$ cat design/flow/constraint.sdc
create_clock -name core_clock -period 18.5 [get_ports {sys_clk}]
set_input_delay 3.7000 -clock core_clock [delete_from_list [all_inputs] [get_ports {sys_clk}]]
set_output_delay 3.7000 -clock core_clock [all_outputs]
set_load 0.01 [all_outputs]
$ cat design/flow/run.sh
#!/bin/bash
# the make line also repeats each setting of config.mk as NAME=value (left out here)
make -C /OpenROAD-flow-scripts/flow DESIGN_CONFIG=/design/flow/config.mk WORK_HOME=/design/flow/orfs CLKGATE_MAP_FILE= finish
$ cat design/flow/design.v
`timescale 1ns / 1ps
module uart_tx(clk,clk_x,rst,data_in,send,trans_done,txd);
input clk;
input clk_x;
input rst;
input[7:0] data_in;
input send;
output reg trans_done;
output reg txd;
reg[7:0] data_in_buf;
reg act0,act1;
reg act_down;
parameter
    idle=5'b00000,
    start=5'b00001,
    b0=5'b00011,
    b1=5'b00010,
    b2=5'b00110,
    b3=5'b00111,
    b4=5'b00101,
    b5=5'b00100,
    b6=5'b01100,
    b7=5'b01101,
    check=5'b01111,
    stop=5'b01110;
reg[4:0] present_state;
always@(posedge clk)
begin
    if(rst)
    begin
        act0 <= 1'b0;
        act1 <= 1'b0;
        act_down <= 1'b0;
        present_state <= idle;
        txd <= 1;
        trans_done <= 1'b0;
        data_in_buf <= 8'd0;
    end
    else if (clk_x) begin
     act0<=send;
     act1<=act0;
     act_down<=act0&~act1;
     case(present_state)
        idle: begin
                txd<=1;
                data_in_buf<=data_in;
                if(act_down==1)
                begin
                    present_state <= start;
                end
                else
                    present_state <= idle;
             end
             start: begin
                txd <= 'd0;
                present_state <= b0;
             end
             b0: begin
                txd <= data_in_buf[0];
                present_state<=b1;
             end
             b1: begin
                txd<=data_in_buf[1];
                present_state<=b2;
             end
             b2: begin
                txd<=data_in_buf[2];
                present_state<=b3;
             end
             b3: begin
                txd<=data_in_buf[3];
                present_state<=b4;
             end
             b4: begin
                txd<=data_in_buf[4];
                present_state<=b5;
             end
             b5: begin
                txd<=data_in_buf[5];
                present_state<=b6;
             end
             b6: begin
                txd<=data_in_buf[6];
                present_state<=b7;
             end
             b7: begin
                txd<=data_in_buf[7];
                present_state<=check;
             end
             check: begin
                txd<=data_in_buf[7]^data_in_buf[6]^data_in_buf[5]^data_in_buf[4]^data_in_buf[3]^data_in_buf[2]^data_in_buf[1]^data_in_buf[0];
                present_state<=stop;
             end
             stop: begin
                txd<='d1;
                trans_done <= 1;
                present_state<=idle;
             end
             default: present_state<=present_state;
        endcase
    end
end
endmodule
`timescale 1ns / 1ps
module uart_rx(clk,clk_16x,rst,rxd,data_rec,data_ready,data_error);
input clk;
input clk_16x;
input rst;
input rxd;
output reg data_ready;
output reg data_error;
output[7:0] data_rec;
reg[7:0] data_out,data_out1;
wire rxd_buf = ^data_out;
reg[15:0] clk_16x_cnt;
reg rxd1,rxd2;
reg start_flag;
parameter width=8;
parameter idle=1,one=2,two=3,stop=4;
reg[width-1:0] present_state;
reg[width-1:0] next_state;
assign data_rec=data_out1;
always@ (posedge clk)
begin
    if(rst)
        present_state<=idle;
    else if (clk_16x)
        present_state<=next_state;
end
always @(*)
begin
    next_state=idle;
    if(clk_16x_cnt<='d8)
        next_state=idle;
    if(clk_16x_cnt>'d8 && clk_16x_cnt <= 'd136)
        next_state=one;
    if(clk_16x_cnt>'d136 && clk_16x_cnt <= 'd152)
        next_state=two;
    if(clk_16x_cnt>'d152 && clk_16x_cnt <= 'd168)
        next_state=stop;
    if(clk_16x_cnt > 'd168)
        next_state=idle;
end
always@(posedge clk)
begin
    if(rst)
    begin
        rxd1<=1'd1;
        rxd2<=1'd1;
        data_ready<='d0;
        data_error<=1'd0;
        clk_16x_cnt<='d0;
        start_flag<=0;
        data_out<=8'd0;
        data_out1<=8'd0;
    end
    else if (clk_16x) begin
        case(present_state)
        idle: begin
              rxd1<=rxd;
              rxd2<=rxd1;
              if((~rxd1)&&rxd2)
                    start_flag<='d1;
              else if(start_flag==1)
                clk_16x_cnt<=clk_16x_cnt+'d1;
            end
         one: begin
                clk_16x_cnt<=clk_16x_cnt + 'd1;
                if(clk_16x_cnt=='d24)data_out[0]<=rxd;
                else if(clk_16x_cnt=='d40)data_out[1]<=rxd;
                else if(clk_16x_cnt=='d56)data_out[2]<=rxd;
                else if(clk_16x_cnt=='d72)data_out[3]<=rxd;
                else if(clk_16x_cnt=='d88)data_out[4]<=rxd;
                else if(clk_16x_cnt=='d104)data_out[5]<=rxd;
                else if(clk_16x_cnt=='d120)data_out[6]<=rxd;
                else if(clk_16x_cnt=='d136)data_out[7]<=rxd;
            end
         two: begin
                if(clk_16x_cnt=='d152)
                begin
                    if(rxd_buf==rxd) data_error<=1'd0;
                    else data_error<=1'd1;
                end
                clk_16x_cnt <= clk_16x_cnt+'d1;
            end
         stop: begin
                if(clk_16x_cnt=='d168)
                begin
                    if(1'd1==rxd)
                    begin
                        data_error<=1'd0;
                        data_ready<='d1;
                    end
                    else begin
                        data_error<=1'd1;
                        data_ready<='d0;
                    end
                end
                data_out1<=data_out;
                if(clk_16x_cnt>168)
                begin
                    clk_16x_cnt <= 0;
                    start_flag <= 0;
                end
                else
                    clk_16x_cnt <= clk_16x_cnt + 'd1;
            end
         default: ;
         endcase
    end
end
endmodule
`timescale 1ns / 1ps
module uart_top(
    input clk,
    input rst,
    input[7:0] data_in,
    output[7:0] data_rec,
    input rxd,
    output txd
);
wire clk_ms,clk_20ms,clk_16x,clk_x;
wire data_ready;
wire data_error;
wire send_ready;
reg send;
always @(posedge clk)
    if (rst) send <= 1'b0;
    else if (clk_ms) send <= ~send;
divclk my_divclk(
    .clk(clk),
    .rst(rst),
    .clk_ms(clk_ms),
    .btnclk(clk_20ms),
    .clk_16x(clk_16x),
    .clk_x(clk_x)
);
uart_tx tx(
    .clk(clk),
    .clk_x(clk_x),
    .rst(rst),
    .data_in({1'b1,data_in[6:0]}),
    .send(send),
    .trans_done(send_ready),
    .txd(txd)
    );
uart_rx rx(
    .clk(clk),
    .clk_16x(clk_16x),
    .rst(rst),
    .rxd(rxd),
    .data_rec(data_rec),
    .data_ready(data_ready),
    .data_error(data_error)
);
endmodule
module divclk(clk,rst,clk_ms,btnclk,clk_16x,clk_x);
input clk;
input rst;
output clk_ms,btnclk,clk_16x,clk_x;
reg[31:0] cnt1;
reg[31:0] cnt2;
reg[31:0] cnt3;
reg[31:0] cntclk_cnt;
reg clk_ms_q;
reg btnclk_q;
reg clk_16x_q;
reg clk_x_q;
parameter MS_MAX = 32'd15;
parameter BTN_MAX = 32'd63;
parameter X16_MAX = 32'd0;
parameter X_MAX = 32'd15;
assign clk_ms = (cnt1==MS_MAX) && !clk_ms_q;
assign btnclk = (cntclk_cnt==BTN_MAX) && !btnclk_q;
assign clk_16x = (cnt2==X16_MAX) && !clk_16x_q;
assign clk_x = (cnt3==X_MAX) && !clk_x_q;
always@(posedge clk)
begin
    if (rst) begin
        clk_ms_q<=1'b0;
        cnt1<=0;
    end
    else if(cnt1==MS_MAX)
    begin
        clk_ms_q<=~clk_ms_q;
        cnt1<=0;
    end
    else
        cnt1<=cnt1+1'b1;
end
always@(posedge clk)
begin
    if (rst) begin
        btnclk_q<=1'b0;
        cntclk_cnt<=0;
    end
    else if(cntclk_cnt==BTN_MAX)
    begin
        btnclk_q<=~btnclk_q;
        cntclk_cnt<=0;
    end
    else
        cntclk_cnt<=cntclk_cnt+1'b1;
end
always@(posedge clk)
begin
    if (rst) begin
        clk_16x_q<=1'b0;
        cnt2<=0;
    end
    else if(cnt2==X16_MAX)
    begin
        clk_16x_q<=~clk_16x_q;
        cnt2<='d0;
    end
    else
        cnt2<=cnt2+1'b1;
end
always@(posedge clk)
begin
    if (rst) begin
        clk_x_q<=1'b0;
        cnt3<=0;
    end
    else if(cnt3==X_MAX)
    begin
        clk_x_q<=~clk_x_q;
        cnt3<= 0;
    end
    else
        cnt3<=cnt3+1'b1;
end
endmodule
`timescale 1ns / 1ps
module engine(input [1:0] global_state, input clk, rst, power_on, power_off, manual_power,
              output reg next_power, output reg power_light);
    parameter POFF=1'b0,PON=1'b1;
    reg [1:0] temp_state;
    wire clk_ms,clk_20ms,clk_16x,clk_x;
    divclk my_divclk(
        .clk(clk),
        .rst(rst),
        .clk_ms(clk_ms),
        .btnclk(clk_20ms),
        .clk_16x(clk_16x),
        .clk_x(clk_x)
    );
    reg power1;
    reg [9:0] cnt;
    always @(posedge clk) begin
        if (rst) begin
          temp_state <= 2'b00;
          cnt <= 10'b0;
          power1 <= 1'b0;
        end
        else if (clk_ms) begin
          if (power_on == 1'b1 && power1 == 1'b0) begin
            cnt <= cnt + 10'b1;
            if (cnt == 10'd1000) begin
                cnt <= 10'b0;
                power1 <= 1'b1;
            end
          end
          if (power1 == 1'b1 && power_off == 1'b1) begin
            cnt <= 10'b0;
            power1 <= 1'b0;
          end
          if (global_state == 2'b00 && power_on != 1'b1 && manual_power == POFF) begin
            cnt <= 10'b0;
            power1 <= 1'b0;
          end
          if (temp_state != global_state) begin
            temp_state <= global_state;
            cnt <= 10'b0;
            power1 <= 1'b0;
          end
        end
    end
    always @(*) begin
        next_power = power1;
        power_light = next_power;
    end
endmodule
`timescale 1ns / 1ps
module milecounter(input clk, input rst, input moving, input activate,
output reg [7:0] seg1, output reg [7:0] seg2, output reg [7:0] an);
    reg[18:0] divclk_cnt;
    reg divclk;
    reg[29:0] cntclk_cnt;
    reg cntclk;
    reg[3:0] disp_dat;
    reg[2:0] disp_bit;
    reg[23:0] count;
    reg[3:0] res1;
    reg[3:0] res2;
    reg[3:0] res3;
    reg[3:0] res4;
    reg[3:0] res5;
    reg[3:0] res6;
    reg[3:0] res7;
    reg[23:0] count_n;
    reg[3:0] r1, r2, r3, r4, r5, r6, r7;
    reg[3:0] disp_dat_n;
    reg[2:0] disp_bit_n;
    reg[7:0] an_n;
    reg[7:0] seg_n;
    integer i;
    parameter maxcnt = 19'd7;
    parameter maxcount = 24'd9999999;
    parameter maxclk = 30'd0;
    wire div_en = (divclk_cnt == maxcnt) && !divclk;
    wire cnt_en = (cntclk_cnt == maxclk) && !cntclk;
    always @(posedge clk) begin
        if (rst) begin
            divclk_cnt <= 0;
            divclk <= 1'b0;
            cntclk_cnt <= 0;
            cntclk <= 1'b0;
        end
        else begin
            if (divclk_cnt == maxcnt) begin
                divclk <= ~divclk;
                divclk_cnt <= 0;
            end
            else divclk_cnt <= divclk_cnt + 1'b1;
            if (cntclk_cnt == maxclk) begin
                cntclk <= ~cntclk;
                cntclk_cnt <= 0;
            end
            else cntclk_cnt <= cntclk_cnt + 1'b1;
        end
    end
    always @(*) begin
        disp_bit_n = (disp_bit >= 7) ? 1'b0 : disp_bit + 1'b1;
        case (disp_bit_n)
            3'b000: begin
                disp_dat_n = (activate==1'b0)? 4'hf:res1;
                an_n = 8'b00000001;
            end
            3'b001: begin
                disp_dat_n = (activate==1'b0)? 4'hf:res2;
                an_n = 8'b00000010;
            end
            3'b010: begin
                disp_dat_n = (activate==1'b0)? 4'hf:res3;
                an_n = 8'b00000100;
            end
            3'b011: begin
                disp_dat_n = (activate==1'b0)? 4'hf:res4;
                an_n = 8'b00001000;
            end
            3'b100: begin
                disp_dat_n = (activate==1'b0)? 4'hf:res5;
                an_n = 8'b00010000;
            end
            3'b101: begin
                disp_dat_n = (activate==1'b0)? 4'hf:res6;
                an_n = 8'b00100000;
            end
            3'b110: begin
                disp_dat_n = (activate==1'b0)? 4'hf:res7;
                an_n = 8'b01000000;
            end
            3'b111: begin
                disp_dat_n = 0;
                an_n = 8'b10000000;
            end
            default: begin
                disp_dat_n = 0;
                an_n = 8'b00000000;
            end
        endcase
        case (disp_dat_n)
            4'h0 : seg_n = 8'hfc;
            4'h1 : seg_n = 8'h60;
            4'h2 : seg_n = 8'hda;
            4'h3 : seg_n = 8'hf2;
            4'h4 : seg_n = 8'h66;
            4'h5 : seg_n = 8'hb6;
            4'h6 : seg_n = 8'hbe;
            4'h7 : seg_n = 8'he0;
            4'h8 : seg_n = 8'hfe;
            4'h9 : seg_n = 8'hf6;
            4'ha : seg_n = 8'hee;
            4'hb : seg_n = 8'h3e;
            4'hc : seg_n = 8'h9c;
            4'hd : seg_n = 8'h7a;
            4'he : seg_n = 8'h9e;
            default : seg_n = 8'h8e;
        endcase
    end
    always @(posedge clk) begin
        if (rst) begin
            disp_bit <= 3'd0;
            disp_dat <= 4'd0;
            an <= 8'b00000001;
            seg1 <= 8'd0;
            seg2 <= 8'd0;
        end
        else if (div_en) begin
            disp_bit <= disp_bit_n;
            disp_dat <= disp_dat_n;
            an <= an_n;
            if (an_n > 8'b00001000) seg1 <= seg_n;
            else seg2 <= seg_n;
        end
    end
    always @(*) begin
        if(activate==1'b0)
            count_n = 0;
        else
            count_n = (moving == 1'b1) ? ((count == maxcount) ? 24'd0 : count + 24'd1) : count;
        r1 = 0;
        r2 = 0;
        r3 = 0;
        r4 = 0;
        r5 = 0;
        r6 = 0;
        r7 = 0;
        for (i = 23; i >= 0; i = i - 1) begin
            if (r1 >= 4'd5) r1 = r1 + 4'd3;
            if (r2 >= 4'd5) r2 = r2 + 4'd3;
            if (r3 >= 4'd5) r3 = r3 + 4'd3;
            if (r4 >= 4'd5) r4 = r4 + 4'd3;
            if (r5 >= 4'd5) r5 = r5 + 4'd3;
            if (r6 >= 4'd5) r6 = r6 + 4'd3;
            if (r7 >= 4'd5) r7 = r7 + 4'd3;
            r7 = {r7[2:0], r6[3]};
            r6 = {r6[2:0], r5[3]};
            r5 = {r5[2:0], r4[3]};
            r4 = {r4[2:0], r3[3]};
            r3 = {r3[2:0], r2[3]};
            r2 = {r2[2:0], r1[3]};
            r1 = {r1[2:0], count_n[i]};
        end
    end
    always @(posedge clk) begin
        if (rst) begin
            count <= 24'd0;
            res1 <= 4'd0;
            res2 <= 4'd0;
            res3 <= 4'd0;
            res4 <= 4'd0;
            res5 <= 4'd0;
            res6 <= 4'd0;
            res7 <= 4'd0;
        end
        else if (cnt_en) begin
            count <= count_n;
            res1 <= r1;
            res2 <= r2;
            res3 <= r3;
            res4 <= r4;
            res5 <= r5;
            res6 <= r6;
            res7 <= r7;
        end
    end
endmodule
`timescale 1ns / 1ps
module manual(input clk, input rst, input power, input[1:0] global_state, input[1:0] state, 
input[3:0] moving_state, input clutch,brake,throttle,rgs,left,right,
output reg [1:0] next_state, output reg [3:0] next_moving_state, 
output reg manual_power, output reg turn_left_light, output reg turn_right_light,
output [7:0] seg1, output [7:0] seg2, output [7:0] an);
    parameter POFF=1'b0,PON=1'b1;
    parameter NSTART=2'b00,START=2'b01,MOVING=2'b10;
    parameter NON_MOVING=4'b0000,MOVE_FORWARD=4'b0001,MOVE_BACK=4'b0010,
    TURN_RIGHT=4'b1000,TURN_LEFT=4'b0100;
    reg activate;
    reg moving;
    milecounter mc(.clk(clk), .rst(rst), .moving(moving), .activate(activate),
    .seg1(seg1), .seg2(seg2), .an(an));
    always @(*) begin
      if (power == 1'b1 && global_state == 2'b00) activate = 1'b1;
      else activate = 1'b0;
    end
    always @(*) begin
      if (moving_state == MOVE_FORWARD || moving_state == MOVE_BACK) moving = 1'b1;
      else moving = 1'b0;
    end
    always @(*) begin
    turn_left_light = 1'b0;
    turn_right_light = 1'b0;
    next_state = NSTART;
    next_moving_state = NON_MOVING;
    manual_power = power;
    if (power == PON && global_state == 2'b00) begin
      case(state)
      NSTART:begin
        turn_left_light = 1'b1;
        turn_right_light = 1'b1;
      if (brake) begin 
        next_state = NSTART;
        manual_power = PON; 
      end
      else if(throttle&&~clutch) begin 
        next_state = NSTART;
        manual_power = POFF; 
      end
      else if(throttle&&clutch&&~brake&&~rgs) begin 
        next_state = START;
        manual_power = PON; 
      end
      else begin 
        next_state = state;
        manual_power = power; 
      end
      next_moving_state = NON_MOVING;
      end
      START:begin
      turn_left_light = 1'b0;
      turn_right_light = 1'b0;
      manual_power = PON;
      if (brake) begin 
        next_state = NSTART;
        next_moving_state = NON_MOVING; 
      end
      else if (~clutch&&throttle) begin 
        next_state = MOVING;
        if (rgs) next_moving_state = MOVE_BACK;
        else next_moving_state = MOVE_FORWARD; 
      end
      else if (~throttle) begin
        next_state = state;
        next_moving_state = NON_MOVING;
        manual_power = power;
      end
      else begin 
        next_state = state;
        next_moving_state = moving_state;
        manual_power = power; 
      end
      if (next_state != NSTART && next_moving_state != NON_MOVING && next_moving_state != MOVE_BACK) begin
        if(~left&&~right) begin 
          if (next_state == MOVING) next_moving_state = MOVE_FORWARD;
          turn_left_light = 1'b0;
          turn_right_light = 1'b0;
        end 
        else if (~left&&right) begin
          if (next_state == MOVING) next_moving_state = TURN_RIGHT;
          turn_left_light = 1'b0;
          turn_right_light = 1'b1;
        end
        else if (left&&~right) begin
          if (next_state == MOVING) next_moving_state = TURN_LEFT;
          turn_right_light = 1'b0;
          turn_left_light = 1'b1;
        end
        else begin
          if (next_state == MOVING) next_moving_state = MOVE_FORWARD;
          turn_left_light = 1'b1;
          turn_right_light = 1'b1;
        end
      end
      end
      MOVING:begin
      if (rgs&&~clutch) begin
        manual_power = POFF;
        next_state = NSTART;
        next_moving_state = NON_MOVING;
      end
      else if (brake) begin
        manual_power = PON;
        next_state = NSTART;
        next_moving_state = NON_MOVING;
      end
      else if (~throttle) begin
        manual_power = PON;
        next_state = START;
        next_moving_state = NON_MOVING;
      end
      else if (rgs&&clutch) begin
        manual_power = PON;
        next_state = MOVING;
        next_moving_state = MOVE_BACK;
      end
      else if (~rgs) begin
        manual_power = PON;
        next_state = MOVING;
        next_moving_state = MOVE_FORWARD;
      end
      else begin
        manual_power = PON;
        next_state = state;
        next_moving_state = moving_state;
      end
      if (next_state != NSTART && next_moving_state != NON_MOVING && next_moving_state != MOVE_BACK) begin
        if(~left&&~right) begin 
          if (next_state == MOVING) next_moving_state = MOVE_FORWARD;
          turn_left_light = 1'b0;
          turn_right_light = 1'b0;
        end 
        else if (~left&&right) begin
          if (next_state == MOVING) next_moving_state = TURN_RIGHT;
          turn_left_light = 1'b0;
          turn_right_light = 1'b1;
        end
        else if (left&&~right) begin
          if (next_state == MOVING) next_moving_state = TURN_LEFT;
          turn_right_light = 1'b0;
          turn_left_light = 1'b1;
        end
        else begin
          if (next_state == MOVING) next_moving_state = MOVE_FORWARD;
          turn_left_light = 1'b1;
          turn_right_light = 1'b1;
        end
      end
      end
      endcase
    end
    else begin
      turn_left_light = 1'b0;
      turn_right_light = 1'b0; 
      next_state = NSTART;
      next_moving_state = NON_MOVING;
    end
    end
endmodule
`timescale 1ns / 1ps
module semiauto(input power, input [1:0] global_state, input [3:0] detector, 
input[1:0] state, input[3:0] moving_state, input rst, input sys_clk, 
input left, input right, input straight, input back, 
output reg [1:0] next_state, output reg [3:0] next_moving_state);
  parameter s1=2'b01, s2=2'b00, s3=2'b10, s4=2'b11;
  parameter MOVE_FORWARD=4'b0001, STOP=4'b0000, TURN_LEFT=4'b0100, TURN_RIGHT=4'b1000;
  reg crossroad;
  reg around;
  reg [15:0] turn_cnt;
  reg [10:0] cool_cnt;
  reg [3:0] traffic;
  wire clk_ms,clk_20ms,clk_16x,clk_x;
  divclk myclk(sys_clk,rst,clk_ms,clk_20ms,clk_16x,clk_x);
  always @(posedge sys_clk) begin
    if (rst == 1'b1) begin
      turn_cnt <= 11'b0;
    end
    else if (clk_20ms) begin
      if (state == s3) turn_cnt <= turn_cnt + 11'b1;
      else turn_cnt <= 11'b0;
    end
  end
  always @(posedge sys_clk) begin
    if (rst == 1'b1) begin
      cool_cnt <= 11'b0;
    end
    else if (clk_20ms) begin
      if (state == s4) cool_cnt <= cool_cnt + 11'b1;
      else cool_cnt <= 11'b0;
    end
  end
  always @(posedge sys_clk) begin
    if (rst) crossroad <= 1'b1;
    else if (detector[0] || ~detector[1] || ~detector[2]) crossroad <= 1'b1;
    else crossroad <= 1'b0;
  end
  always @(*) begin
    if (straight) begin
      traffic = MOVE_FORWARD;
      around = 1'b0;
    end
    else if (back) begin
      traffic = TURN_LEFT;
      around = 1'b1;
    end
    else if (left && ~right) begin
      traffic = TURN_LEFT;
      around = 1'b0;
    end 
    else if (~left && right) begin
      traffic = TURN_RIGHT;
      around = 1'b0;
    end 
    else begin
      traffic = STOP;
      around = 1'b0;
    end 
  end
  always @(*) begin
    if (power == 1'b1 && global_state == 2'b10) begin
      case (state)
        s1:begin
          case (crossroad)
            1'b0: begin
              next_state = s1;
              next_moving_state = MOVE_FORWARD;
            end
            1'b1: begin
              next_state = s2;
              next_moving_state = STOP;
            end
            default: begin
              next_state = s1;
              next_moving_state = MOVE_FORWARD;
            end
          endcase
        end 
        s2:begin
          case (traffic)
            STOP: begin
              next_state = s2;
              next_moving_state = STOP;
            end 
            MOVE_FORWARD: begin
              next_state = s4;
              next_moving_state = MOVE_FORWARD;
            end
            TURN_LEFT: begin
              next_state = s3;
              next_moving_state = TURN_LEFT;
            end
            TURN_RIGHT: begin
              next_state = s3;
              next_moving_state = TURN_RIGHT;
            end
            default: begin
              next_state = s2;
              next_moving_state = STOP;
            end
          endcase
        end
        s3:begin
          case (around)
            1'b1: begin
              if (turn_cnt >= 16'd200) begin
                next_state = s4;
                next_moving_state = MOVE_FORWARD;
              end
              else begin
                next_state = s3;
                if (moving_state == TURN_LEFT) next_moving_state = TURN_LEFT;
                else next_moving_state = TURN_RIGHT;
              end
            end
            1'b0: begin
              if (turn_cnt >= 16'd100) begin
                next_state = s4;
                next_moving_state = MOVE_FORWARD;
              end
              else begin
                next_state = s3;
                if (moving_state == TURN_LEFT) next_moving_state = TURN_LEFT;
                else next_moving_state = TURN_RIGHT;
              end
            end
            default: begin
              next_state = s3;
              if (moving_state == TURN_LEFT) next_moving_state = TURN_LEFT;
              else next_moving_state = TURN_RIGHT;
            end
          endcase
        end
        s4:begin
          if (cool_cnt >= 11'd50) begin
            next_state = s1;
            next_moving_state = MOVE_FORWARD;
          end
          else begin
            next_state = s4;
            next_moving_state = MOVE_FORWARD;
          end
        end
      endcase
    end
    else begin
      next_state = s2;
      next_moving_state = STOP;
    end
  end
endmodule
`timescale 1ns / 1ps
module auto(input sys_clk, rst, power,
global_state, input[1:0] state, input[3:0] moving_state, input[3:0] detector,
output pl_beacon_sig, output de_beacon_sig,
output reg[1:0] next_state, output reg[3:0] next_moving_state);
    parameter MOVING=2'b01, WAITING=2'b00, TURNING=2'b10, COOLING=2'b11;
    parameter MOVE_FORWARD=4'b0001, STOP=4'b0000, TURN_LEFT=4'b0100, TURN_RIGHT=4'b1000;
    assign pl_beacon_sig = 1'b0;
    assign de_beacon_sig = 1'b0;
    reg crossroad;
    reg [3:0] nms;
    reg [10:0] turn_cnt;
    reg [10:0] cool_cnt;
    reg [10:0] wait_cnt;
    wire clk_ms,clk_20ms,clk_16x,clk_x;
    divclk myclk(sys_clk,rst,clk_ms,clk_20ms,clk_16x,clk_x);
    always @(*) begin
        if (power == 1'b1 && global_state == 2'b01) begin
            case (state)
                MOVING: begin
                  case (crossroad)
                    1'b0: begin
                      next_state = MOVING;
                      next_moving_state = MOVE_FORWARD;
                    end
                    1'b1: begin
                      next_state = WAITING;
                      next_moving_state = STOP;
                    end
                  endcase
                end
                WAITING: begin
                  if (wait_cnt >= 11'd100) begin
                    case (nms)
                        MOVE_FORWARD: begin
                            next_state = COOLING;
                            next_moving_state = MOVE_FORWARD;
                        end
                        TURN_LEFT: begin
                            next_state = TURNING;
                            next_moving_state = TURN_LEFT;
                        end
                        TURN_RIGHT: begin
                            next_state = TURNING;
                            next_moving_state = TURN_RIGHT;
                        end
                        default: begin
                            next_state = WAITING;
                            next_moving_state = STOP;
                        end
                    endcase
                  end
                  else begin
                    next_state = WAITING;
                    next_moving_state = STOP;
                  end       
                end 
                TURNING: begin
                    if (turn_cnt >= 11'd100) begin
                        next_state = COOLING;
                        next_moving_state = MOVE_FORWARD;
                    end
                    else begin
                        next_state = TURNING;
                        if (moving_state == TURN_LEFT) next_moving_state = TURN_LEFT;
                        else next_moving_state = TURN_RIGHT;
                    end
                end
                COOLING: begin
                    if (cool_cnt >= 11'd50) begin
                        next_state = MOVING;
                        next_moving_state = MOVE_FORWARD;
                    end
                    else begin
                        next_state = COOLING;
                        next_moving_state = MOVE_FORWARD;
                    end
                end
            endcase
        end
        else begin
          next_state = WAITING;
          next_moving_state = STOP;
        end
    end
    always @(posedge sys_clk) begin
         if (rst) nms <= STOP;
         else case (detector)  
            4'b0001: nms <= TURN_LEFT;
            4'b0010: nms <= TURN_LEFT;
            4'b0011: nms <= TURN_LEFT;
            4'b1010: nms <= TURN_LEFT;
            4'b1011: nms <= TURN_LEFT;
            4'b0000: nms <= TURN_RIGHT;
            4'b0100: nms <= TURN_RIGHT;
            4'b0101: nms <= TURN_RIGHT;
            4'b1000: nms <= TURN_RIGHT;
            4'b1001: nms <= TURN_RIGHT;
            4'b1100: nms <= TURN_RIGHT;
            4'b1101: nms <= TURN_RIGHT;
            4'b0110: nms <= MOVE_FORWARD;
            4'b0111: nms <= MOVE_FORWARD;
            4'b1110: nms <= MOVE_FORWARD;
            4'b1111: nms <= MOVE_FORWARD;
         endcase
    end
    always @(posedge sys_clk) begin
        if (rst) crossroad <= 1'b1;
        else if (detector[0] || ~detector[1] || ~detector[2]) crossroad <= 1'b1;
        else crossroad <= 1'b0;
    end
    always @(posedge sys_clk) begin
        if (rst == 1'b1) begin
            wait_cnt <= 11'b0;
        end
        else if (clk_20ms) begin
            if (state == WAITING) wait_cnt <= wait_cnt + 11'b1;
            else wait_cnt <= 11'b0;
        end
    end
    always @(posedge sys_clk) begin
        if (rst == 1'b1) begin
            turn_cnt <= 11'b0;
        end
        else if (clk_20ms) begin
            if (state == TURNING) turn_cnt <= turn_cnt + 11'b1;
            else turn_cnt <= 11'b0;
        end
    end
    always @(posedge sys_clk) begin
        if (rst == 1'b1) begin
            cool_cnt <= 11'b0;
        end
        else if (clk_20ms) begin
            if (state == COOLING) cool_cnt <= cool_cnt + 11'b1;
            else cool_cnt <= 11'b0;
        end
    end
endmodule
`timescale 1ns / 1ps
module SimulatedDevice(
    input[1:0] global_state,
    input sys_clk,
    input rx,
    output tx,
    input turn_left_signal,
    input turn_right_signal,
    input move_forward_signal,
    input move_backward_signal,
    input place_barrier_signal,
    input destroy_barrier_signal,
    input rst,
    input clutch,
    input throttle,
    input brake,
    input power_on,
    input power_off,
    output front_detector,
    output back_detector,
    output left_detector,
    output right_detector,
    output move_backward_light,
    output move_forward_light,
    output turn_left_light,
    output turn_right_light,
    output power_light,
    output reg [2:0] state_light,
    output reg [3:0] moving_light,
    output [7:0] seg1,
    output [7:0] seg2,
    output [7:0] an
    );
    wire power;
    reg [1:0] state;
    reg [3:0] moving_state;
    wire manual_power;
    wire [1:0] next_state1;
    wire [1:0] next_state2;
    wire [1:0] next_state3;
    wire [3:0] next_moving_state1;
    wire [3:0] next_moving_state2;
    wire [3:0] next_moving_state3;
    wire pl_beacon_sig, de_beacon_sig;
    wire next_power;
    engine en(.global_state(global_state), .clk(sys_clk), .rst(rst), .power_on(power_on), .power_off(power_off), 
    .manual_power(manual_power), .next_power(next_power), .power_light(power_light));
    manual ma(.clk(sys_clk), .rst(rst), .power(power), .global_state(global_state), .state(state), .moving_state(moving_state), .clutch(clutch), 
    .brake(brake), .throttle(throttle), .rgs(move_backward_signal), .left(turn_left_signal), 
    .right(turn_right_signal), .next_state(next_state1), .next_moving_state(next_moving_state1),
    .manual_power(manual_power), .turn_left_light(turn_left_light), .turn_right_light(turn_right_light),
    .seg1(seg1), .seg2(seg2), .an(an));
    semiauto sa(.power(power), .global_state(global_state),
    .detector({front_detector, left_detector, right_detector, back_detector}),
    .state(state), .moving_state(moving_state), .rst(rst), .sys_clk(sys_clk), 
    .left(turn_left_signal), .right(turn_right_signal), .straight(move_forward_signal), 
    .back(move_backward_signal), .next_state(next_state2), .next_moving_state(next_moving_state2));
    auto au(.sys_clk(sys_clk), .rst(rst), .power(power), .global_state(global_state), 
    .state(state), .moving_state(moving_state),
    .detector({front_detector, left_detector, right_detector, back_detector}),
    .pl_beacon_sig(pl_beacon_sig), .de_beacon_sig(de_beacon_sig), 
    .next_state(next_state3), .next_moving_state(next_moving_state3));
    assign power = next_power;
    assign move_backward_light = 1'b0;
    assign move_forward_light = 1'b0;
    always @(*) begin
      if (power == 1'b1) begin
        if (global_state == 2'b00) begin
            if (state == 2'b00) state_light = 3'b001;
            else if (state == 2'b01) state_light = 3'b010;
            else state_light = 3'b100;
        end
        else begin
          case (state)
            2'b00: state_light = 3'b001;
            2'b01: state_light = 3'b010;
            2'b10: state_light = 3'b100;
            2'b11: state_light = 3'b111; 
          endcase
        end
        moving_light = moving_state;
      end 
      else begin
        state_light = 3'b000;
        moving_light = moving_state;
      end
    end
    always @(posedge sys_clk) begin
        if (rst == 1'b1) begin
          state <= 2'b00;
          moving_state <= 4'b0000;
        end
        else begin
          case (global_state)
            2'b00:begin
                state <= next_state1;
                moving_state <= next_moving_state1;
            end
            2'b10:begin
                state <= next_state2;
                moving_state <= next_moving_state2;
            end
            2'b01:begin
                state <= next_state3;
                moving_state <= next_moving_state3;
            end
            default: ;
          endcase
        end
    end
    wire [7:0] in = {2'b10, 2'b00, moving_state};
    wire [7:0] rec;
    assign front_detector = rec[0];
    assign left_detector = rec[1];
    assign right_detector = rec[2];
    assign back_detector = rec[3];
    uart_top md(.clk(sys_clk), .rst(rst), .data_in(in), .data_rec(rec), .rxd(rx), .txd(tx));
endmodule
$ cat design/flow/config.mk
export PLATFORM = sky130hd
export DESIGN_NAME = SimulatedDevice
export DESIGN_NICKNAME = SimulatedDevice
export VERILOG_FILES = /design/flow/design.v
export SDC_FILE = /design/flow/constraint.sdc
export NUM_CORES = 4
export LEC_CHECK = 0
export CAP_MARGIN = 35
export CORE_MARGIN = 2
export CORE_UTILIZATION = 72
export CTS_CLUSTER_SIZE = 21
export PLACE_DENSITY_LB_ADDON = 0.3
export SLEW_MARGIN = 20
==> reports/metrics.yaml, run 1 <==
aoi_share_pct: 23.92
cts_inserted_buffers: 44
synthesis.instances: 4538
post_synth_num_cell_types: 151
post_synth_instance_area_mm2: 0.03462
synth.top_cells.by_area: "dfxtp_1 (27%), nor2_1 (7.3%), xor2_1 (5.0%)"
placement_rows: 80
die_area_mm2: 0.04986
ioPinCount: 57
core_util_floorplan_pct: 72.67
yosys.area.top_type: "dfxtp_1"
post-synth-top-area-fraction_pct: 26.89
clock-sinks: 465
run_status: "did not finish"
port_buffers: 50
enable_flop_cells: 0
yosys.stat.seqShare_pct: 26.89
die_w_um: 223.3
synth_area_per_cell_um2: 7.630
common_cells: "nor2_1 (669), dfxtp_1 (465), nand2_1 (399), a21oi_1 (272), nand3_1 (223)"
number_of_cells_in_yosys_stat: 4538
yosys_warnings: 11
core_region_area_mm2: 0.04765
post_cts_hold_buffer_count: 0
gp_congestion: 0.9149
synth.ff_latch_count: 465
synth.cellmix.adderShare_pct: 3.639
synth_simple_gate_area_share_pct: 28.15
post-place-ws_ps: -1999
place_inst: 5709
placed_area_mm2: 0.04142
top_cell: "nor2_1"
lastStage: "5_1_grt"
yosys.area_share.xor_xnor_pct: 9.403
clk_root_buffer_cell: "clkbuf_16"
grt_use_total_pct: 74.52
htreeDepth: 2
mux_share_pct: 3.809
ys_dominant_reg_cell: "dfxtp_1"
firstError: "[ERROR GRT-0232] Routing congestion too high. Check the congestion heatmap in the GUI."
grt_remaining_overflow: 140
synthTopLogicFamily: "simple AND/OR/NAND/NOR gates"
clock_path_buffers: 3
die.size.y_um: 223.3
detailedPlacementHpwl_um: 71350
postSynth.asyncResetShare_pct: 0
yosys_synthesis_chip_area_mm2: 0.03462
==> metal layers <==
layer	GRT overflow	track usage, %
met5	0	36.95
met4	54	75.08
met3	8	59.95
met2	77	93.42
met1	1	71.11
==> per-stage QoR <==
step	hold slack (ps)	utilization, %	total power [W]
3_5_place_dp	438.7	86.94	0.001091
3_3_place_gp	422.9	86.81	0.001087
4_1_cts	461.9	91.95	0.002006
2_1_floorplan	413.2	-	0.001074
==> timing repair <==
| item | CTS |
|---|---|
| setup endpoints to repair | 23 |
| buffers inserted | 61 |
| pin swaps | 111 |
| resized | 120 |
==> run 2: changes to the inputs <==
CAP_MARGIN = 20   (was 35)
CORE_UTILIZATION = 65   (was 72)
CTS_CLUSTER_SIZE = not set   (was 21)
PLACE_DENSITY_LB_ADDON = not set   (was 0.3)
clock period = 19.4 ns   (was 18.5 ns; I/O delays follow)
==> reports/metrics.yaml, run 2 <==
run_status: "complete, no violations"
ir_drop_uv: 78.20
clock_path_buffers: 3
postSynth.asyncResetShare_pct: 0
ff2ff_path_depth: 108
min_delay_path_depth: 1
worstSetupEndpoint: "ma.mc.res7[2]"
final_cells: 5896
r2r_setup_slack_ps: 2100
layout-area-overhead-vs-synth_pct: 27.24
share_seq_of_total_power_pct: 47.2
critPathTopFamily: "AND-OR/OR-AND gates"
crit_required_ps: 19890
stage_log_warnings: 62
total_leakage_power_nw: 17.20
crit_path_top_delay_cell: "a311o_1"
mux_share_pct: 3.809
initial_antenna_violation_count: 0
clock-sinks: 465
net-switching-power_w: 0.0004574
yosys_warnings: 11
clk_root_buffer_cell: "clkbuf_16"
antennaDiodeCount: 0
gp_congestion: 0.8889
setup_viol: 0
post_synth_num_cell_types: 151
critical_path.max_stage_delay_ps: 400
slew_headroom_pct: 27.40
clk_latency_ps: 610
grt_use_total_pct: 30.78
die.size.y_um: 234.8
ys_dominant_reg_cell: "dfxtp_1"
yosys.area_share.xor_xnor_pct: 9.403
holdCritStartpoint: "md.my_divclk.cnt1[0]"
wire_per_inst_um: 15.53
seq-power_w: 0.000967
top_cell: "nor2_1"
place_inst: 5753
synthTopLogicFamily: "simple AND/OR/NAND/NOR gates"
post_drt_via_cell_ratio: 6.109
drt-total-wl_um: 91550
maxSlewViolCount: 0
core_util_floorplan_pct: 65.76
nFillCells: 3431
common_cells: "nor2_1 (669), dfxtp_1 (465), nand2_1 (399), a21oi_1 (272), nand3_1 (223)"
hold_end: "md.my_divclk.cnt1[0]"
detailed_routing_iterations_pass_1: 9
p_comb_w: 0.0000543
combGateArea_mm2: 0.02551
setup.worst_path.start: "global_state[1]"
worst_r2r_startpoint: "ma.mc.res1[0]"
die_w_um: 234.8
final_layout_setup_total_negative_slack_ps: 0
switching_share_pct: 22.34
endpoint_kind: "flop"
critPathKind: "primary input to flop"
cp_data_arrival_time_ps: 19620
worst_setup_hold_path_clk_slew_ps: 70
port_buffers: 50
number_of_cells_in_yosys_stat: 4538
ant_nets: 0
yosys.area.top_type: "dfxtp_1"
largest_fanout_on_the_critical_path: 5
grt_start_max_net_pins: 75
drcViolationCount: 0
grt_remaining_overflow: 0
aoi_share_pct: 23.92
power-top-group: "clock"
ioPinCount: 57
enable_flop_cells: 0
final_min_period_over_clock_period_pct: 98.60
period_needed_ps: 19130
placement_rows: 84
timing.clock.skew_ps: 30.84
regArea_mm2: 0.009309
post-synth-top-area-fraction_pct: 26.89
critPathBufInv: 19
internal_power_w: 0.001590
critPathMostFrequentCell: "ha_4"
yosys_synthesis_chip_area_mm2: 0.03462
critical_path_depth: 107
post_cts_hold_buffer_count: 0
yosys.stat.seqShare_pct: 26.89
die_area_mm2: 0.05513
grt_first_pass_wirelength_um: 151100
maxClockFrequency_ghz: 0.05228
comb_power_share_pct: 2.7
power_total_w: 0.002048
detailedPlacementHpwl_um: 63120
design.final.nets: 5284
synthesis.instances: 4538
final_worst_setup_slack_ps: 270.6
tritoncts: "done"
detailedRoute.firstIterationViolations: 2692
timing.rr.end: "ma.mc.res7[2]"
synth.top_cells.by_area: "dfxtp_1 (27%), nor2_1 (7.3%), xor2_1 (5.0%)"
power_frac_clock_pct: 50.1
power_density_mw_per_mm2: 46.48
post-place-ws_ps: -1266
synth_simple_gate_area_share_pct: 28.15
vias: 36020
cts_inserted_buffers: 48
core_region_area_mm2: 0.05266
worstHoldPathType: "flop to flop"
synth.cellmix.adderShare_pct: 3.639
post_synth_instance_area_mm2: 0.03462
worstMarginPinSlew_ps: 1089
start_kind: "primary input"
clock_power_w: 0.00103
synth.ff_latch_count: 465
synth_area_per_cell_um2: 7.630
final_hold_viol_count: 0
vias_in_the_first_global_route: 33090
rsz0062_at_grt: "yes"
cap_viol_max_count: 0
htreeDepth: 2
[run 2: stage by stage]
step | cell area [µm²] | utilization [%] | hold slack, ps
CTS | 43320 | 82.26 | 439.7
floorplan | 35800 | - | 413.2
global placement | 41260 | 78.36 | 425.1
global route | 44060 | 83.67 | 462.4
detailed placement | 41270 | 78.37 | 428.2
finish | 44060 | 83.67 | 439.9
[run 2: cell type report]
| cell class | instances | share of cell area, % |
|---|---|---|
| clock buffers | 61 | 3.019 |
| clock inverters | 28 | 0.9997 |
| inverters | 154 | 1.429 |
| multi-input cells | 3727 | 57.89 |
| flip-flops and latches | 465 | 21.13 |
| well taps | 688 | 1.954 |
| repair buffers | 773 | 13.58 |
[run 2: layer usage]
| layer | vias up | wire length [µm] | global-route usage [%] |
|---|---|---|---|
| li1 | 17840 | - | - |
| met1 | 17030 | 40690 | 41.06 |
| met2 | 1002 | 44560 | 53.54 |
| met3 | 150 | 4449 | 3.055 |
| met4 | 0 | 1844 | 7.288 |
| met5 | - | 0 | 0 |
[run 2: repair_timing]
action | CTS | global route
setup buffers | 17 | 38
endpoints found under the setup margin | 18 | 23
gates resized | 32 | 109
pin swaps | 36 | 52
==> run 3: changes to the inputs <==
ABC_AREA = 0   (was not set)
CELL_PAD_IN_SITES_GLOBAL_PLACEMENT = 0   (was not set)
CORE_UTILIZATION = 39   (was 65)
CTS_CLUSTER_DIAMETER = 390   (was not set)
CTS_CLUSTER_SIZE = 19   (was not set)
GPL_TIMING_DRIVEN = 0   (was not set)
MAX_ROUTING_LAYER = met5   (was not set)
PLACE_DENSITY_LB_ADDON = 0.24   (was not set)
SETUP_SLACK_MARGIN = 2.16   (was not set)
TNS_END_PERCENT = 100   (was not set)
==> reports/metrics.yaml, run 3 <==
setup.worst_path.start: "global_state[1]"
drt-total-wl_um: 94390
layout-area-overhead-vs-synth_pct: 24.57
stage_log_warnings: 61
share_seq_of_total_power_pct: 59.8
critPathBufInv: 24
grt_use_total_pct: 19.52
critPathTopFamily: "AND-OR/OR-AND gates"
placement_rows: 109
synth.ff_latch_count: 465
maxClockFrequency_ghz: 0.05066
power-top-group: "sequential cells"
crit_required_ps: 19900
synth_area_per_cell_um2: 7.630
design.final.nets: 5067
net-switching-power_w: 0.0003748
comb_power_share_pct: 3.9
switching_share_pct: 23.24
detailed_routing_iterations_pass_1: 8
ff2ff_path_depth: 105
largest_fanout_on_the_critical_path: 10
total_leakage_power_nw: 15.51
vias_in_the_first_global_route: 31540
holdCritStartpoint: "md.my_divclk.cnt1[0]"
cts_inserted_buffers: 28
final_worst_setup_slack_ps: -338.1
period_needed_ps: 19740
yosys.area_share.xor_xnor_pct: 9.403
regArea_mm2: 0.009309
critPathKind: "primary input to flop"
htreeDepth: 1
post-synth-top-area-fraction_pct: 26.89
seq-power_w: 0.000965
endpoint_kind: "flop"
vias: 34370
clock-sinks: 465
yosys_synthesis_chip_area_mm2: 0.03462
grt_first_pass_wirelength_um: 154400
synth_simple_gate_area_share_pct: 28.15
grt_remaining_overflow: 0
run_status: "complete, but fails checks"
synth.cellmix.adderShare_pct: 3.639
setup_viol: 7
yosys.area.top_type: "dfxtp_1"
post_drt_via_cell_ratio: 5.619
worstHoldPathType: "flop to flop"
tritoncts: "done"
critPathMostFrequentCell: "ha_4"
timing.clock.skew_ps: 36.36
top_cell: "nor2_1"
clock_path_buffers: 3
final_min_period_over_clock_period_pct: 101.7
critical_path.max_stage_delay_ps: 390
clock_power_w: 0.000586
slew_headroom_pct: 28.15
worst_setup_hold_path_clk_slew_ps: 90
postSynth.asyncResetShare_pct: 0
synthesis.instances: 4538
gp_congestion: 0.8929
min_delay_path_depth: 1
combGateArea_mm2: 0.02679
cap_viol_max_count: 0
power_frac_clock_pct: 36.3
aoi_share_pct: 23.92
die_area_mm2: 0.09118
rsz0062_at_grt: "yes"
power_density_mw_per_mm2: 37.40
ant_nets: 0
post_synth_instance_area_mm2: 0.03462
worstSetupEndpoint: "ma.mc.res7[2]"
internal_power_w: 0.001238
maxSlewViolCount: 0
grt_start_max_net_pins: 20
initial_antenna_violation_count: 0
common_cells: "nor2_1 (669), dfxtp_1 (465), nand2_1 (399), a21oi_1 (272), nand3_1 (223)"
worst_r2r_startpoint: "ma.mc.count[15]"
ys_dominant_reg_cell: "dfxtp_1"
yosys.stat.seqShare_pct: 26.89
worstMarginPinSlew_ps: 1068
yosys_warnings: 11
antennaDiodeCount: 0
start_kind: "primary input"
power_total_w: 0.001613
final_design_area_no_fill_mm2: 0.04313
timing.rr.end: "ma.mc.res7[2]"
r2r_setup_slack_ps: 1660
clk_latency_ps: 610
placed_area_mm2: 0.03776
synthTopLogicFamily: "simple AND/OR/NAND/NOR gates"
drcViolationCount: 0
clk_root_buffer_cell: "clkbuf_16"
wire_per_inst_um: 15.43
port_buffers: 49
hold_end: "md.my_divclk.cnt1[0]"
final_hold_viol_count: 0
enable_flop_cells: 0
crit_path_top_delay_cell: "or3_4"
core_util_floorplan_pct: 39.24
nFillCells: 8544
ir_drop_uv: 65.88
mux_share_pct: 3.809
cp_data_arrival_time_ps: 20240
critical_path_depth: 108
p_comb_w: 0.0000624
post_synth_num_cell_types: 151
number_of_cells_in_yosys_stat: 4538
detailedRoute.firstIterationViolations: 1949
die.size.y_um: 302.0
die_w_um: 302.0
detailedPlacementHpwl_um: 65490
failed_layout_checks: "negative setup slack"
core_region_area_mm2: 0.08824
ioPinCount: 57
synth.top_cells.by_area: "dfxtp_1 (27%), nor2_1 (7.3%), xor2_1 (5.0%)"
[run 3: cell type report]
cell class | count | area share (%)
sequential | 465 | 21.58
multi-input combinational | 3727 | 62.10
buffer | 195 | 2.425
clock buffer | 28 | 1.625
timing repair buffer | 381 | 7.284
clock inverter | 2 | 0.06382
inverter | 154 | 1.535
tap | 1165 | 3.380
[run 3: timing repair]
item / in CTS / in global routing
hold buffers: 0 / 0
pin swaps: 167 / 175
endpoints found under the setup margin: 23 / 23
setup buffers: 221 / 107
gates cloned: 0 / 1
resized: 230 / 190
[run 3: metrics by stage]
stage | setup TNS (ps) | hold WS, ps | worst slack (ps) | cells | utilization (%)
CTS | -655.0 | 449.2 | -180.8 | 6009 | 46.84
global placement | -78180 | 426.6 | -3993 | 5755 | 42.77
detailed placement | -80310 | 435.7 | -4119 | 5758 | 42.80
finish | -1401 | 443.6 | -338.1 | 6117 | 48.88
global route | -14080 | 477.9 | -1063 | 6117 | 48.88
floorplan | -10930 | 413.2 | -986.1 | 4541 | -
[run 3: layer usage]
metal / part of all wire (%) / vias to the layer above / routed length (µm) / global-route usage [%]
li1: - / 17380 / - / -
met1: 47 / 16170 / 43910 / 26.57
met2: 46 / 695 / 43880 / 32.51
met3: 4.7 / 127 / 4435 / 2.650
met4: 2.3 / 0 / 2167 / 4.892
met5: 0 / - / 0 / 0
==> run 4: changes to the inputs <==
ABC_AREA = not set   (was 0)
CELL_PAD_IN_SITES_GLOBAL_PLACEMENT = not set   (was 0)
CORE_UTILIZATION = 68   (was 39)
CTS_CLUSTER_DIAMETER = not set   (was 390)
CTS_CLUSTER_SIZE = 80   (was 19)
GPL_TIMING_DRIVEN = not set   (was 0)
HOLD_SLACK_MARGIN = -0.09   (was not set)
MAX_ROUTING_LAYER = met4   (was met5)
PLACE_DENSITY_LB_ADDON = not set   (was 0.24)
SETUP_SLACK_MARGIN = not set   (was 2.16)
TNS_END_PERCENT = not set   (was 100)
clock period = 15.1 ns   (was 19.4 ns; I/O delays follow)
==> reports/metrics.yaml, run 4 <==
post-place-ws_ps: -4519
min_delay_path_depth: 1
ff2ff_path_depth: 102
setup_viol: 23
htreeDepth: 2
vias_in_the_first_global_route: 39910
die_w_um: 229.7
clock-sinks: 465
switching_share_pct: 23.36
drcViolationCount: 0
ys_dominant_reg_cell: "dfxtp_1"
cp_data_arrival_time_ps: 21310
rsz0062_at_grt: "yes"
tritoncts: "done"
power_frac_clock_pct: 50.0
post-synth-top-area-fraction_pct: 26.89
enable_flop_cells: 0
post_synth_num_cell_types: 151
largest_fanout_on_the_critical_path: 10
run_status: "complete, but fails checks"
nFillCells: 1897
crit_path_top_delay_cell: "o21ai_1"
yosys_warnings: 11
internal_power_w: 0.002020
yosys_synthesis_chip_area_mm2: 0.03462
detailedPlacementHpwl_um: 69840
number_of_cells_in_yosys_stat: 4538
synth.ff_latch_count: 465
seq-power_w: 0.00124
synth.cellmix.adderShare_pct: 3.639
timing.rr.end: "ma.mc.res7[1]"
synth.top_cells.by_area: "dfxtp_1 (27%), nor2_1 (7.3%), xor2_1 (5.0%)"
crit_required_ps: 15580
die_area_mm2: 0.05274
post_drt_via_cell_ratio: 7.089
grt_first_pass_wirelength_um: 192800
worstMarginPinSlew_ps: 1185
endpoint_kind: "flop"
start_kind: "primary input"
detailed_routing_iterations_pass_1: 17
comb_power_share_pct: 2.9
common_cells: "nor2_1 (669), dfxtp_1 (465), nand2_1 (399), a21oi_1 (272), nand3_1 (223)"
critPathBufInv: 29
synth_simple_gate_area_share_pct: 28.15
maxClockFrequency_ghz: 0.04802
aoi_share_pct: 23.92
wire_per_inst_um: 22.61
p_comb_w: 0.0000754
clk_latency_ps: 630
setup.worst_path.start: "global_state[0]"
final_hold_viol_count: 0
critPathTopFamily: "AND-OR/OR-AND gates"
stage_log_warnings: 64
clock_power_w: 0.00132
critical_path_depth: 102
holdCritStartpoint: "md.my_divclk.cnt1[0]"
clk_root_buffer_cell: "clkbuf_16"
die.size.y_um: 229.7
maxSlewViolCount: 0
critPathMostFrequentCell: "ha_4"
worst_setup_hold_path_clk_slew_ps: 70
initial_antenna_violation_count: 8
share_seq_of_total_power_pct: 47.2
placement_rows: 82
core_util_floorplan_pct: 69.01
ioPinCount: 57
vias: 43510
failed_layout_checks: "negative setup slack"
final_min_period_over_clock_period_pct: 137.9
core_region_area_mm2: 0.05017
synth_area_per_cell_um2: 7.630
power-top-group: "clock"
clock_path_buffers: 3
post_synth_instance_area_mm2: 0.03462
gp_congestion: 0.9497
power_total_w: 0.002636
ant_nets: 0
yosys.area.top_type: "dfxtp_1"
synthTopLogicFamily: "simple AND/OR/NAND/NOR gates"
total_leakage_power_nw: 18.44
design.final.nets: 5533
grt_start_max_net_pins: 65
cts_inserted_buffers: 47
port_buffers: 50
slew_headroom_pct: 20.36
synthesis.instances: 4538
grt_use_total_pct: 43.80
drt-total-wl_um: 138800
timing.clock.skew_ps: 42.89
power_density_mw_per_mm2: 56.62
period_needed_ps: 20830
critPathKind: "primary input to flop"
layout-area-overhead-vs-synth_pct: 34.46
worstSetupEndpoint: "ma.mc.res7[1]"
cap_viol_max_count: 0
final_worst_setup_slack_ps: -5727
mux_share_pct: 3.809
ir_drop_uv: 111.7
detailedRoute.firstIterationViolations: 7288
hold_end: "md.my_divclk.cnt1[0]"
post_cts_hold_buffer_count: 0
top_cell: "nor2_1"
postSynth.asyncResetShare_pct: 0
grt_remaining_overflow: 0
critical_path.max_stage_delay_ps: 820
yosys.stat.seqShare_pct: 26.89
net-switching-power_w: 0.0006157
yosys.area_share.xor_xnor_pct: 9.403
worstHoldPathType: "flop to flop"
r2r_setup_slack_ps: -4430
worst_r2r_startpoint: "ma.mc.res1[0]"
-- run 4: metrics by stage --
step	hold slack [ps]	std cells	util (%)	TNS, ps	instance area (µm²)
after floorplan	413.2	4541	-	-90050	35800
after global placement	426.8	5878	84.37	-77970	42330
after detailed placement	434.8	5878	84.38	-92560	42340
after CTS	443.4	6085	91.13	-49420	45720
after global routing	460.2	6137	92.80	-110180	46560
final	437.6	6137	92.80	-98250	46560
-- run 4: final cells by class --
class	count	area (µm²)	area share, %
well taps	672	840.8	1.806
repair buffers	1023	7963	17.10
clock inverters	24	391.6	0.8412
inverters	154	636.9	1.368
diodes	10	25.02	0.05375
multi-input cells	3727	26070	55.99
clock buffers	62	1324	2.843
flip-flops and latches	465	9309	20.00
-- run 4: layer usage --
| metal | wire length, µm | GRT usage (%) |
|---|---|---|
| met1 | 48250 | 50.39 |
| met2 | 62230 | 74.25 |
| met3 | 16310 | 7.403 |
| met4 | 11990 | 20.82 |
| met5 | 0 | - |
-- run 4: timing repair --
| item | CTS | global route |
|---|---|---|
| pin swaps | 147 | 52 |
| buffers inserted | 122 | 42 |
| gates resized | 182 | 92 |
| endpoints found under the setup margin | 23 | 23 |
==> run 5: changes to the inputs <==
ABC_AREA = 1   (was not set)
CORE_UTILIZATION = 72   (was 68)
CTS_CLUSTER_SIZE = not set   (was 80)
HOLD_SLACK_MARGIN = not set   (was -0.09)
MAX_ROUTING_LAYER = not set   (was met4)
PLACE_DENSITY_LB_ADDON = 0.27   (was not set)
SETUP_SLACK_MARGIN = -0.8   (was not set)
clock period = 15.3 ns   (was 15.1 ns; I/O delays follow)
==> reports/metrics.yaml, run 5 <==
run_status: "complete, but fails checks"
failed_layout_checks: "negative setup slack"
drt-total-wl_um: 89670
stage_log_warnings: 59
cts_inserted_buffers: 48
clock-sinks: 465
clock_power_w: 0.00132
port_buffers: 50
clk_latency_ps: 600
start_kind: "primary input"
vias: 35150
power_frac_clock_pct: 49.8
critPathMostFrequentCell: "nand2_2"
core_region_area_mm2: 0.04432
critPathKind: "primary input to flop"
die_w_um: 216.3
setup.worst_path.start: "global_state[1]"
timing.clock.skew_ps: 28.45
setup_viol: 23
ioPinCount: 57
design.final.nets: 5482
yosys_warnings: 11
placed_area_mm2: 0.03639
final_design_area_no_fill_mm2: 0.03917
period_needed_ps: 15920
synthesis.instances: 4906
switching_share_pct: 22.75
combGateArea_mm2: 0.02033
ys_dominant_reg_cell: "dfxtp_1"
final_worst_setup_slack_ps: -616.8
synth.ff_latch_count: 465
number_of_cells_in_yosys_stat: 4906
worstMarginPinSlew_ps: 1127
share_seq_of_total_power_pct: 46.7
r2r_setup_slack_ps: 940
post_synth_instance_area_mm2: 0.03246
p_comb_w: 0.0000948
worst_r2r_startpoint: "moving_state[1]"
detailed_routing_iterations_pass_1: 12
power_total_w: 0.002645
final_min_period_over_clock_period_pct: 104.0
synth_simple_gate_area_share_pct: 42.01
synthTopLogicFamily: "simple AND/OR/NAND/NOR gates"
common_cells: "nand2_1 (929), inv_1 (787), dfxtp_1 (465), nor2_1 (440), nand3_1 (386)"
power-top-group: "clock"
detailedRoute.firstIterationViolations: 3623
vias_in_the_first_global_route: 32210
top_cell: "nand2_1"
post-place-ws_ps: -1796
post-synth-top-area-fraction_pct: 28.68
layout-area-overhead-vs-synth_pct: 20.67
critical_path.max_stage_delay_ps: 250
regArea_mm2: 0.009309
critPathBufInv: 26
detailedPlacementHpwl_um: 56820
min_delay_path_depth: 1
synth_area_per_cell_um2: 6.616
power_density_mw_per_mm2: 67.54
tritoncts: "done"
yosys_synthesis_chip_area_mm2: 0.03246
largest_fanout_on_the_critical_path: 4
htreeDepth: 2
internal_power_w: 0.002043
holdCritStartpoint: "md.tx.act1"
crit_required_ps: 15790
yosys.area.top_type: "dfxtp_1"
cp_data_arrival_time_ps: 16400
die_area_mm2: 0.04680
ir_drop_uv: 152.8
grt_start_max_net_pins: 56
grt_remaining_overflow: 0
timing.rr.end: "ma.mc.res7[1]"
worstHoldPathType: "flop to flop"
nFillCells: 2190
seq-power_w: 0.00123
total_leakage_power_nw: 19.70
hold_end: "md.tx.act_down"
comb_power_share_pct: 3.6
maxClockFrequency_ghz: 0.06283
slew_headroom_pct: 24.60
synth.top_cells.by_area: "dfxtp_1 (29%), nand2_1 (11%), inv_1 (9.1%)"
grt_first_pass_wirelength_um: 138600
initial_antenna_violation_count: 0
clk_root_buffer_cell: "clkbuf_16"
yosys.area_share.xor_xnor_pct: 2.860
net-switching-power_w: 0.0006018
post_synth_num_cell_types: 80
post_drt_via_cell_ratio: 5.861
final.hold.worst_slack_ps: 439.2
die.size.y_um: 216.3
critical_path_depth: 125
cap_viol_max_count: 0
yosys.stat.seqShare_pct: 28.68
crit_path_top_delay_cell: "or2_1"
ff2ff_path_depth: 124
wire_per_inst_um: 14.95
worstSetupEndpoint: "ma.mc.res7[1]"
worst_setup_hold_path_clk_slew_ps: 70
grt_use_total_pct: 33.89
postSynth.asyncResetShare_pct: 0
maxSlewViolCount: 0
mux_share_pct: 0.03084
endpoint_kind: "flop"
enable_flop_cells: 0
gp_congestion: 0.9868
drcViolationCount: 0
synth.cellmix.adderShare_pct: 3.816
ant_nets: 0
antennaDiodeCount: 0
placement_rows: 77
clock_path_buffers: 3
rsz0062_at_grt: "yes"
aoi_share_pct: 11.34
critPathTopFamily: "simple AND/OR/NAND/NOR gates"
core_util_floorplan_pct: 73.24
final_hold_viol_count: 0
[run 5: layout make-up]
cell class / count / area share, %
Clock buffer: 56 / 3.271
Clock inverter: 32 / 1.249
Inverter: 864 / 8.420
Multi-Input combinational cell: 3512 / 51.92
Sequential cell: 465 / 23.77
Tap cell: 592 / 1.891
Timing Repair Buffer: 476 / 9.487
[run 5: metrics by stage]
stage                     cells  util (%)  setup TNS (ps)
after floorplan            4909         -           -2545
after global placement     5865     82.11          -18550
after detailed placement   5865     82.11          -30350
after CTS                  5961     86.34           -9313
after global routing       5997     88.38          -30270
final                      5997     88.38           -8163
[run 5: timing repair]
item / CTS / global route
setup endpoints to repair: 7 / 23
buffers inserted: 8 / 39
hold endpoints to repair: 0 / 0
pin swaps: 17 / 92
hold buffers: 0 / 0
gates resized: 15 / 163
[run 5: per-layer routing]
layer  share of wire (%)  GRT usage [%]  routed length, µm
met2                  50          61.70              44500
met1                  39          39.37              34730
met3                 7.1          5.165               6329
met5                   0              0                  0
met4                 4.6          14.45               4107
==> run 6: changes to the inputs <==
CTS_CLUSTER_DIAMETER = 268   (was not set)
MAX_ROUTING_LAYER = met4   (was not set)
PLACE_DENSITY = 0.62   (was not set)
PLACE_DENSITY_LB_ADDON = not set   (was 0.27)
SETUP_SLACK_MARGIN = -1.04   (was -0.8)
clock period = 13.6 ns   (was 15.3 ns; I/O delays follow)
==> reports/metrics.yaml, run 6 <==
die.size.y_um: 216.3
post_cts_hold_buffer_count: 0
common_cells: "nand2_1 (929), inv_1 (787), dfxtp_1 (465), nor2_1 (440), nand3_1 (386)"
clock_path_buffers: 3
ioPinCount: 57
synthTopLogicFamily: "simple AND/OR/NAND/NOR gates"
yosys_warnings: 11
post-synth-top-area-fraction_pct: 28.68
number_of_cells_in_yosys_stat: 4906
placement_rows: 77
synth_area_per_cell_um2: 6.616
die_w_um: 216.3
top_cell: "nand2_1"
yosys_synthesis_chip_area_mm2: 0.03246
lastStage: "5_1_grt"
yosys.stat.seqShare_pct: 28.68
post_synth_instance_area_mm2: 0.03246
yosys.area.top_type: "dfxtp_1"
synth.ff_latch_count: 465
synth_simple_gate_area_share_pct: 42.01
yosys.area_share.xor_xnor_pct: 2.860
gp_congestion: 0.9666
synth.cellmix.adderShare_pct: 3.816
htreeDepth: 2
clk_root_buffer_cell: "clkbuf_16"
enable_flop_cells: 0
port_buffers: 50
core_util_floorplan_pct: 73.24
cts_inserted_buffers: 48
placed_area_mm2: 0.03714
run_status: "did not finish"
detailedPlacementHpwl_um: 56700
die_area_mm2: 0.04680
ys_dominant_reg_cell: "dfxtp_1"
post_synth_num_cell_types: 80
clock-sinks: 465
postSynth.asyncResetShare_pct: 0
post-place-ws_ps: -2646
aoi_share_pct: 11.34
synthesis.instances: 4906
core_region_area_mm2: 0.04432
synth.top_cells.by_area: "dfxtp_1 (29%), nand2_1 (11%), inv_1 (9.1%)"
mux_share_pct: 0.03084
run 6: per-stage QoR:
step,std cells,setup TNS (ps),power [W]
2_1_floorplan,4909,-21350,0.001490
3_3_place_gp,5933,-42500,0.001514
3_5_place_dp,5933,-56030,0.001518
4_1_cts,6059,-23250,0.002889
run 6: repair_timing:
action	CTS
setup buffers	45
pin swaps	83
setup endpoints to repair	23
gates resized	105
==> run 7: changes to the inputs <==
ABC_AREA = not set   (was 1)
CAP_MARGIN = 35   (was 20)
CTS_CLUSTER_DIAMETER = not set   (was 268)
CTS_CLUSTER_SIZE = 21   (was not set)
HOLD_SLACK_MARGIN = 0.29   (was not set)
MAX_ROUTING_LAYER = not set   (was met4)
PLACE_DENSITY = not set   (was 0.62)
PLACE_DENSITY_LB_ADDON = 0.14   (was not set)
SETUP_SLACK_MARGIN = not set   (was -1.04)
clock period = 18.2 ns   (was 13.6 ns; I/O delays follow)
==> reports/metrics.yaml, run 7 <==
enable_flop_cells: 0
firstError: "[ERROR GRT-0232] Routing congestion too high. Check the congestion heatmap in the GUI."
place_inst: 5715
clock-sinks: 465
postSynth.asyncResetShare_pct: 0
common_cells: "nor2_1 (669), dfxtp_1 (465), nand2_1 (399), a21oi_1 (272), nand3_1 (223)"
post_cts_hold_buffer_count: 0
post_synth_instance_area_mm2: 0.03462
die_area_mm2: 0.04986
core_region_area_mm2: 0.04765
die.size.y_um: 223.3
synth.cellmix.adderShare_pct: 3.639
post_synth_num_cell_types: 151
mux_share_pct: 3.809
ys_dominant_reg_cell: "dfxtp_1"
post-synth-top-area-fraction_pct: 26.89
run_status: "did not finish"
aoi_share_pct: 23.92
detailedPlacementHpwl_um: 69050
ioPinCount: 57
yosys.stat.seqShare_pct: 26.89
yosys.area.top_type: "dfxtp_1"
grt_remaining_overflow: 2055
gp_congestion: 0.9505
clk_root_buffer_cell: "clkbuf_16"
htreeDepth: 2
core_util_floorplan_pct: 72.67
synth_area_per_cell_um2: 7.630
cts_inserted_buffers: 47
yosys_warnings: 11
synthesis.instances: 4538
grt_use_total_pct: 92.23
number_of_cells_in_yosys_stat: 4538
yosys.area_share.xor_xnor_pct: 9.403
die_w_um: 223.3
synth.top_cells.by_area: "dfxtp_1 (27%), nor2_1 (7.3%), xor2_1 (5.0%)"
port_buffers: 50
lastStage: "5_1_grt"
synthTopLogicFamily: "simple AND/OR/NAND/NOR gates"
synth_simple_gate_area_share_pct: 28.15
yosys_synthesis_chip_area_mm2: 0.03462
placement_rows: 80
synth.ff_latch_count: 465
clock_path_buffers: 3
top_cell: "nor2_1"
==> run 7: stage by stage <==
step / TNS [ps] / total power [W] / worst slack (ps) / cell area, µm²
CTS: -9999 / 0.002084 / -793.9 / 44230
detailed placement: -43390 / 0.001108 / -2362 / 41470
floorplan: -33010 / 0.001091 / -1946 / 35800
global placement: -29010 / 0.001105 / -1650 / 41420
==> run 7: metal layers <==
| layer | GRT overflow | track usage, % |
|---|---|---|
| met1 | 56 | 85.88 |
| met2 | 1342 | 111.5 |
| met3 | 60 | 76.04 |
| met4 | 586 | 104.9 |
| met5 | 11 | 42.82 |
==> run 7: timing repair <==
item	CTS
endpoints found under the hold margin	0
pin swaps	109
endpoints found under the setup margin	23
buffers inserted	76
resized	143
Power is estimated from default activity; no workload was simulated.
